==> inputs of trial 20 <==
// PIPELINE
module PIPELINE(input clk,
                input rst,
                input btn,
                input on,
                output [31:0] imem_addr,
                input  [31:0] imem_data,
                output [31:0] dmem_addr,
                output [31:0] dmem_wdata,
                output        dmem_we,
                output        dmem_re,
                input  [31:0] dmem_rdata,
                output        wb_we,
                output [4:0]  wb_reg,
                output [31:0] wb_data);
==> flow/config.mk <==
export PLATFORM = sky130hd
export DESIGN_NAME = PIPELINE
export DESIGN_NICKNAME = PIPELINE
export VERILOG_FILES = /design/flow/design.v
export SDC_FILE = /design/flow/constraint.sdc
export NUM_CORES = 4
export LEC_CHECK = 0
export ABC_AREA = 0
export CAP_MARGIN = 20
export CELL_PAD_IN_SITES_DETAIL_PLACEMENT = 0
export CORE_MARGIN = 2
export CORE_UTILIZATION = 45
export MAX_ROUTING_LAYER = met4
export PLACE_DENSITY_LB_ADDON = 0.01
export SETUP_SLACK_MARGIN = 0.51
export SLEW_MARGIN = 25
export TNS_END_PERCENT = 20
==> flow/constraint.sdc <==
create_clock -name core_clock -period 1.7 [get_ports {clk}]
set_input_delay 0.3400 -clock core_clock [delete_from_list [all_inputs] [get_ports {clk}]]
set_output_delay 0.3400 -clock core_clock [all_outputs]
set_load 0.01 [all_outputs]
run.sh (not shown) runs the stock make flow with config.mk's settings and CLKGATE_MAP_FILE=.
==> inputs of build 83, as changes to trial 20 <==
- ABC_AREA: 0 -> unset
- CELL_PAD_IN_SITES_DETAIL_PLACEMENT: 0 -> unset
- CORE_UTILIZATION: 45 -> 72
- CTS_CLUSTER_SIZE: unset -> 32
- MAX_ROUTING_LAYER: met4 -> unset
- PLACE_DENSITY_LB_ADDON: 0.01 -> 0.0
- SETUP_SLACK_MARGIN: 0.51 -> 0.03
- SLEW_MARGIN: 25 -> 20
- TNS_END_PERCENT: 20 -> unset
==> flow/constraint.sdc (replaced) <==
create_clock -name core_clock -period 4.79 [get_ports {clk}]
set_input_delay 0.9580 -clock core_clock [delete_from_list [all_inputs] [get_ports {clk}]]
set_output_delay 0.9580 -clock core_clock [all_outputs]
set_load 0.01 [all_outputs]
==> comparison table <==
Status: trial 20 complete, but fails checks; build 83 stopped before the end
Stage where the flow stopped: trial 20 -; build 83 global routing (5_1_grt)
Violated checks: trial 20 setup timing; build 83 -
# resized after CTS: trial 20 479; build 83 99
Post-DP HPWL: trial 20 177.0 mm; build 83 153.0 mm
Core Util at FP: trial 20 45.39%; build 83 72.42%
Ao+oa area frac: trial 20 11.05%; build 83 11.05%
Clock buffers created by TritonCTS: trial 20 159; build 83 146
Chip area in the Yosys report: trial 20 0.07107 mm2; build 83 0.07107 mm2
Post-CTS setup repair buffer count: trial 20 74; build 83 25
Quantity of hold-fixing buffers added after cts: trial 20 1; build 83 0
Placed Instances: trial 20 8606; build 83 7181
Synth Seq Share: trial 20 54.51%; build 83 54.51%
Chip height: trial 20 401.4 um; build 83 318.2 um
Setup Slack @ Placement: trial 20 -3742 ps; build 83 -693.7 ps
Area after detailed placement: trial 20 0.08607 mm2; build 83 0.07849 mm2
Die footprint: trial 20 0.1611 mm2; build 83 0.1012 mm2
Row cnt: trial 20 145; build 83 115
Horizontal die dimension: trial 20 401.4 um; build 83 318.2 um
Placeable Area: trial 20 0.1566 mm2; build 83 0.09813 mm2
Gp weighted congestion: trial 20 0.9284; build 83 0.9762

---

==> inputs of delta <==
PIPELINE again, from the RTL that the note above started with.
==> flow/config.mk <==
export PLATFORM = sky130hd
export DESIGN_NAME = PIPELINE
export DESIGN_NICKNAME = PIPELINE
export VERILOG_FILES = /design/flow/design.v
export SDC_FILE = /design/flow/constraint.sdc
export NUM_CORES = 4
export LEC_CHECK = 0
export CAP_MARGIN = 20
export CORE_MARGIN = 2
export CORE_UTILIZATION = 72
export CTS_CLUSTER_DIAMETER = 376
export PLACE_DENSITY_LB_ADDON = 0.06
export SETUP_SLACK_MARGIN = -0.18
export SLEW_MARGIN = 20
==> flow/constraint.sdc <==
create_clock -name core_clock -period 1.9 [get_ports {clk}]
set_input_delay 0.3800 -clock core_clock [delete_from_list [all_inputs] [get_ports {clk}]]
set_output_delay 0.3800 -clock core_clock [all_outputs]
set_load 0.01 [all_outputs]
==> xenon: changes against delta <==
CORE_UTILIZATION = 59   (was 72)
CTS_CLUSTER_DIAMETER = not set   (was 376)
PLACE_DENSITY_LB_ADDON = not set   (was 0.06)
SETUP_SLACK_MARGIN = not set   (was -0.18)
==> flow/constraint.sdc (replaced) <==
create_clock -name core_clock -period 3.84 [get_ports {clk}]
set_input_delay 0.7680 -clock core_clock [delete_from_list [all_inputs] [get_ports {clk}]]
set_output_delay 0.7680 -clock core_clock [all_outputs]
set_load 0.01 [all_outputs]
==> notes <==
delta failed in clock tree synthesis (4_1_cts). xenon finished with setup timing left. In synthesized cell count, delta and xenon do not differ. Between delta and xenon, the lower die size is in delta (gap about 18%, measured against xenon). In area after synthesis, delta and xenon do not differ.

---

==> harbor: inputs <==
Starting RTL as in the previous note.
make LEC_CHECK=0 ABC_AREA=1 CAP_MARGIN=40 CELL_PAD_IN_SITES_DETAIL_PLACEMENT=1 CORE_ASPECT_RATIO=0.57 CORE_MARGIN=6 CORE_UTILIZATION=40 CTS_CLUSTER_DIAMETER=314 GPL_ROUTABILITY_DRIVEN=0 GPL_TIMING_DRIVEN=0 HOLD_SLACK_MARGIN=0.08 MIN_ROUTING_LAYER=met2 PLACE_DENSITY_LB_ADDON=0.05 SETUP_SLACK_MARGIN=-0.48 SLEW_MARGIN=35 TNS_END_PERCENT=30 finish   # period 6.5 ns
==> violet: changes against harbor <==
- ABC_AREA: 1 -> not set
- CAP_MARGIN: 40 -> 20
- CELL_PAD_IN_SITES_DETAIL_PLACEMENT: 1 -> not set
- CELL_PAD_IN_SITES_GLOBAL_PLACEMENT: not set -> 1
- CORE_ASPECT_RATIO: 0.57 -> not set
- CORE_MARGIN: 6 -> 2
- CORE_UTILIZATION: 40 -> 36
- CTS_CLUSTER_DIAMETER: 314 -> not set
- CTS_CLUSTER_SIZE: not set -> 27
- GPL_ROUTABILITY_DRIVEN: 0 -> not set
- GPL_TIMING_DRIVEN: 0 -> not set
- HOLD_SLACK_MARGIN: 0.08 -> not set
- MAX_ROUTING_LAYER: not set -> met4
- MIN_ROUTING_LAYER: met2 -> not set
- PLACE_DENSITY: not set -> 0.49
- PLACE_DENSITY_LB_ADDON: 0.05 -> not set
- SETUP_SLACK_MARGIN: -0.48 -> 0.42
- SLEW_MARGIN: 35 -> 20
- TNS_END_PERCENT: 30 -> not set
==> flow/constraint.sdc (replaced) <==
create_clock -name core_clock -period 3.9 [get_ports {clk}]
set_input_delay 0.7800 -clock core_clock [delete_from_list [all_inputs] [get_ports {clk}]]
set_output_delay 0.7800 -clock core_clock [all_outputs]
set_load 0.01 [all_outputs]
==> impl_metrics.json <==
{
  "synth_cell_types": 85,
  "use_met2": 0.450,
  "clk_path_buf_depth": 3,
  "fin_ws_ns": -1.49,
  "cts-buffers-inserted": 171,
  "synth_area_sq_um": 71100,
  "ys_cells": 5567,
  "synth_top_area_share": 0.419,
  "post_cts_buffers": 32,
  "core_area_sq_um": 197000,
  "fp_util": 0.361,
  "top_usage_layer": "met2",
  "dpl-instance-area_sq_um": 82600,
  "status": "finished with violations",
  "syn_area_per_cell_sq_um": 12.8,
  "logic_family": "multiplexers",
  "fp.dieW_um": 448,
  "so_faults": "negative setup slack",
  "aoi_share": 0.111,
  "ys_seq_share": 0.545,
  "gr-usage-met1": 0.382,
  "setup_viol": 28
}
# the run above: violet

==> impl_metrics.json <==
{
  "status": "stopped before the end",
  "lastStage": "global routing",
  "first-error": "[ERROR GRT-0116] Global routing finished with congestion. Check the congestion regions in the DRC Viewer.",
  "top_usage_layer": "met3",
  "core_area_sq_um": 182000,
  "clk_path_buf_depth": 4,
  "synth_cell_types": 56,
  "gr-usage-met1": 0,
  "ys_seq_share": 0.525,
  "synth_top_area_share": 0.404,
  "synth_area_sq_um": 73800,
  "ys_cells": 8535,
  "post_cts_buffers": 0,
  "fp.dieW_um": 581,
  "use_met2": 0.851
}
# the run above: harbor

